## auv_top
module auv_top #(
    parameter integer ADDR_WIDTH = 24,
    parameter integer ROM_SIZE = 16384,
    parameter [ADDR_WIDTH-1:0] RST_VECTOR = 'h0,
    localparam integer RomSizeWords = ROM_SIZE / 4,
    localparam integer RomWidth = $clog2(RomSizeWords)
) (
    input   logic                       clk, rst_n,
    output  logic   [RomWidth-1:0]      imem_adr,
    input   logic   [31:0]              imem_dat,
    output  logic   [ADDR_WIDTH-1:0]    wb_adr_o,
    input   logic   [15:0]              wb_dat_i,
    output  logic   [15:0]              wb_dat_o,
    output  logic   [ 1:0]              wb_sel_o,
    output  logic                       wb_we_o, wb_stb_o, wb_cyc_o,
    input   logic                       wb_ack_i, wb_stall_i
);
==> flow/config.mk <==
export PLATFORM = sky130hd
export DESIGN_NAME = auv_top
export DESIGN_NICKNAME = auv_top
export VERILOG_FILES = /design/flow/design.v
export SDC_FILE = /design/flow/constraint.sdc
export NUM_CORES = 4
export LEC_CHECK = 0
export CAP_MARGIN = 20
export CORE_MARGIN = 2
export CORE_UTILIZATION = 61
export SETUP_SLACK_MARGIN = 2.26
export SLEW_MARGIN = 20
==> flow/constraint.sdc <==
create_clock -name core_clock -period 8.73 [get_ports {clk}]
set_input_delay 1.7460 -clock core_clock [delete_from_list [all_inputs] [get_ports {clk}]]
set_output_delay 1.7460 -clock core_clock [all_outputs]
set_load 0.01 [all_outputs]
run.sh (not shown) runs the stock make flow with config.mk's settings and CLKGATE_MAP_FILE=.
The baseline failed in global routing (5_1_grt) on GRT-0116.
Then changed:
--- a/flow/config.mk
+++ b/flow/config.mk
@@ -10,2 +10 @@
-export CORE_UTILIZATION = 61
-export SETUP_SLACK_MARGIN = 2.26
+export CORE_UTILIZATION = 52
==> flow/constraint.sdc (replaced) <==
create_clock -name core_clock -period 6.5 [get_ports {clk}]
set_input_delay 1.3000 -clock core_clock [delete_from_list [all_inputs] [get_ports {clk}]]
set_output_delay 1.3000 -clock core_clock [all_outputs]
set_load 0.01 [all_outputs]
After rerunning:
- The changed run finished with negative setup slack left
- synthesized cell count stays the same
- area after synthesis stays the same
- die area climbs by 17%
Then changed:
--- a/flow/config.mk
+++ b/flow/config.mk
@@ -8 +8 @@
-export CAP_MARGIN = 20
+export CAP_MARGIN = 0
@@ -10 +10,5 @@
-export CORE_UTILIZATION = 52
+export CORE_UTILIZATION = 72
+export CTS_CLUSTER_DIAMETER = 100
+export CTS_CLUSTER_SIZE = 75
+export MAX_ROUTING_LAYER = met4
+export SETUP_SLACK_MARGIN = -0.67
==> flow/constraint.sdc (replaced) <==
create_clock -name core_clock -period 6.85 [get_ports {clk}]
set_input_delay 1.3700 -clock core_clock [delete_from_list [all_inputs] [get_ports {clk}]]
set_output_delay 1.3700 -clock core_clock [all_outputs]
set_load 0.01 [all_outputs]
The new run failed in global routing (5_1_grt), error GRT-0116.
Synthesized area does not change.
Die area falls by 27%.
Synthesized cell count does not change.


auv_top again, from the RTL that the note above started with.
Settings: LEC_CHECK=0, CAP_MARGIN=20, CORE_MARGIN=2, CORE_UTILIZATION=57, MAX_ROUTING_LAYER=met4, SETUP_SLACK_MARGIN=1.65, SLEW_MARGIN=20, TNS_END_PERCENT=5; clock period 6.5 ns.
The baseline did not get past global routing (5_1_grt).
Edit:
Settings changed: CORE_UTILIZATION 57 to 50, MAX_ROUTING_LAYER met4 to default, SETUP_SLACK_MARGIN 1.65 to default.
- The new run completed and failed the layout checks on setup timing
- synthesized area stays the same
- synthesized cell count is unchanged
- die size is higher by 14%
Edit:
Settings changed: CORE_ASPECT_RATIO from default to 0.91, CORE_MARGIN 2 to 3, CORE_UTILIZATION 50 to 72, CTS_CLUSTER_SIZE from default to 45, PLACE_DENSITY_LB_ADDON from default to 0.22, SLEW_MARGIN 20 to 15, TNS_END_PERCENT 5 to default.
Clock period 6.5 ns to 14.3 ns, I/O delays scaled along.
What happened: The new run failed in global routing (5_1_grt). Area after synthesis does not change. Die area came out lower by about 30%. Synthesized cell count does not change.
Edit:
Settings changed: CORE_ASPECT_RATIO 0.91 to default, CORE_MARGIN 3 to 2, CORE_UTILIZATION 72 to 40, CTS_CLUSTER_SIZE 45 to default, PLACE_DENSITY_LB_ADDON 0.22 to default, SLEW_MARGIN 15 to 20.
Clock period 14.3 ns to 8.34 ns, I/O delays scaled along.
=> The new run finished but failed the layout checks on slew limit, setup timing. Die area grows by 76%. Area after synthesis stays the same. Synthesized cell count stays the same.


Starting RTL as in the previous note.
export LEC_CHECK = 0
export CAP_MARGIN = 25
export CELL_PAD_IN_SITES_DETAIL_PLACEMENT = 1
export CORE_ASPECT_RATIO = 0.74
export CORE_MARGIN = 4
export CORE_UTILIZATION = 40
export PLACE_DENSITY_LB_ADDON = 0.0
export SLEW_MARGIN = 20
create_clock -name core_clock -period 12.0 [get_ports {clk}]
Next try:
Settings changed: CAP_MARGIN 25 to 20, CELL_PAD_IN_SITES_DETAIL_PLACEMENT 1 to default, CORE_ASPECT_RATIO 0.74 to default, CORE_MARGIN 4 to 2, CORE_UTILIZATION 40 to 54, PLACE_DENSITY_LB_ADDON 0.0 to default.
Clock period 12.0 ns to 11.6 ns, I/O delays scaled along.
Clock skew goes up by 0.0087 ns.
Utilization goes up by 15 points.
Total power goes down by about 0.9%.
Wire length goes down by 9.3%.
Final cell count goes down by about 7%.
Setup slack is worse by 0.46 ns.
Flip-flop count is unchanged.
Sequential share of layout area goes up by 0.57 points.
Via count goes up by 0.44%.
Non-clock buffer count goes down by 32.
Worst hold slack is worse by 0.023 ns.
Next try:
Settings changed: CORE_UTILIZATION 54 to 40.
Result: The new run completed with no timing, DRC or antenna violations; clock-buffer cell count decreases by 7; sequential cell count stays the same; utilization decreases by 15 points; design area increases by 0.66%; setup slack improved by 0.37 ns; via count decreases by 2.5%; hold slack improved by 0.025 ns; final cell count increases by 6.2%.


Starting RTL as in the previous note.
clock: 14.3 ns
lec_check: 0
cap_margin: 20
core_aspect_ratio: 0.91
core_margin: 3
core_utilization: 72
cts_cluster_size: 45
place_density: 0.35
setup_slack_margin: 4.06
slew_margin: 15
The first run did not get past 5_1_grt with ODB-0269.
Then changed:
--- a/flow/config.mk
+++ b/flow/config.mk
@@ -13,2 +13,2 @@
-export PLACE_DENSITY = 0.35
-export SETUP_SLACK_MARGIN = 4.06
+export PLACE_DENSITY_LB_ADDON = 0.22
+export SETUP_SLACK_MARGIN = 4.11
Result:
- The changed run died in 5_1_grt
- die size stays the same
- area after synthesis is unchanged
- synthesized cell count stays the same
Then changed:
==> flow/config.mk (replaced) <==
export PLATFORM = sky130hd
export DESIGN_NAME = auv_top
export DESIGN_NICKNAME = auv_top
export VERILOG_FILES = /design/flow/design.v
export SDC_FILE = /design/flow/constraint.sdc
export NUM_CORES = 4
export LEC_CHECK = 0
export CAP_MARGIN = 20
export CORE_MARGIN = 2
export CORE_UTILIZATION = 35
export SLEW_MARGIN = 20
==> flow/constraint.sdc (replaced) <==
create_clock -name core_clock -period 12.9 [get_ports {clk}]
set_input_delay 2.5800 -clock core_clock [delete_from_list [all_inputs] [get_ports {clk}]]
set_output_delay 2.5800 -clock core_clock [all_outputs]
set_load 0.01 [all_outputs]
What happened:
- With this change the flow finished clean
- synthesized cell count does not change
- synthesized area stays the same
- die size went up by well over a third
Then changed:
--- a/flow/config.mk
+++ b/flow/config.mk
@@ -10 +10 @@
-export CORE_UTILIZATION = 35
+export CORE_UTILIZATION = 40
==> flow/constraint.sdc (replaced) <==
create_clock -name core_clock -period 12.0 [get_ports {clk}]
set_input_delay 2.4000 -clock core_clock [delete_from_list [all_inputs] [get_ports {clk}]]
set_output_delay 2.4000 -clock core_clock [all_outputs]
set_load 0.01 [all_outputs]
Effect: Cell count came out lower by 3.8%. Total power came out higher by 7.5%. Utilization came out higher by 5.5 points. Die size came out lower by 12%. Synthesized area is unchanged. Via count came out higher by 0.55%.


auv_top again, from the RTL that the note above started with.
// auv_top
module auv_top #(
    parameter integer ADDR_WIDTH = 24,
    parameter integer ROM_SIZE = 16384,
    parameter [ADDR_WIDTH-1:0] RST_VECTOR = 'h0,
    localparam integer RomSizeWords = ROM_SIZE / 4,
    localparam integer RomWidth = $clog2(RomSizeWords)
) (
    input   logic                       clk, rst_n,
    output  logic   [RomWidth-1:0]      imem_adr,
    input   logic   [31:0]              imem_dat,
    output  logic   [ADDR_WIDTH-1:0]    wb_adr_o,
    input   logic   [15:0]              wb_dat_i,
    output  logic   [15:0]              wb_dat_o,
    output  logic   [ 1:0]              wb_sel_o,
    output  logic                       wb_we_o, wb_stb_o, wb_cyc_o,
    input   logic                       wb_ack_i, wb_stall_i
);
Settings: LEC_CHECK=0, ABC_AREA=1, CAP_MARGIN=30, CORE_ASPECT_RATIO=0.73, CORE_MARGIN=5, CORE_UTILIZATION=66, GPL_TIMING_DRIVEN=0, MAX_ROUTING_LAYER=met4, MIN_ROUTING_LAYER=met2, PLACE_DENSITY_LB_ADDON=0.11, SETUP_SLACK_MARGIN=2.88, SLEW_MARGIN=25, TNS_END_PERCENT=80; clock period 11.8 ns.
The first run did not get past global routing (5_1_grt) (GRT-0116).
Next try:
Settings changed: ABC_AREA 1 to unset, CAP_MARGIN 30 to 20, CORE_ASPECT_RATIO 0.73 to unset, CORE_MARGIN 5 to 2, CORE_UTILIZATION 66 to 68, GPL_TIMING_DRIVEN 0 to unset, MAX_ROUTING_LAYER met4 to unset, MIN_ROUTING_LAYER met2 to unset, PLACE_DENSITY_LB_ADDON 0.11 to unset, SETUP_SLACK_MARGIN 2.88 to unset, SLEW_MARGIN 25 to 20, TNS_END_PERCENT 80 to unset.
Clock period 11.8 ns to 10.1 ns, I/O delays scaled along.
Outcome:
- The new run stopped in global routing (5_1_grt) (GRT-0116)
- die size decreases by roughly a tenth
- synthesized cell count drops by a quarter to a third
- synthesized area decreases by a little under a tenth
Next try:
Settings changed: CORE_UTILIZATION 68 to 62, SETUP_SLACK_MARGIN set to 1.35.
Clock period 10.1 ns to 9.54 ns, I/O delays scaled along.
What happened: The new run failed in global routing (5_1_grt) on GRT-0232. Die area grows by 9.5%. Synthesized area stays the same. Synthesized cell count does not change.
Power figures rest on the tool's default switching activity, not on a simulated workload.
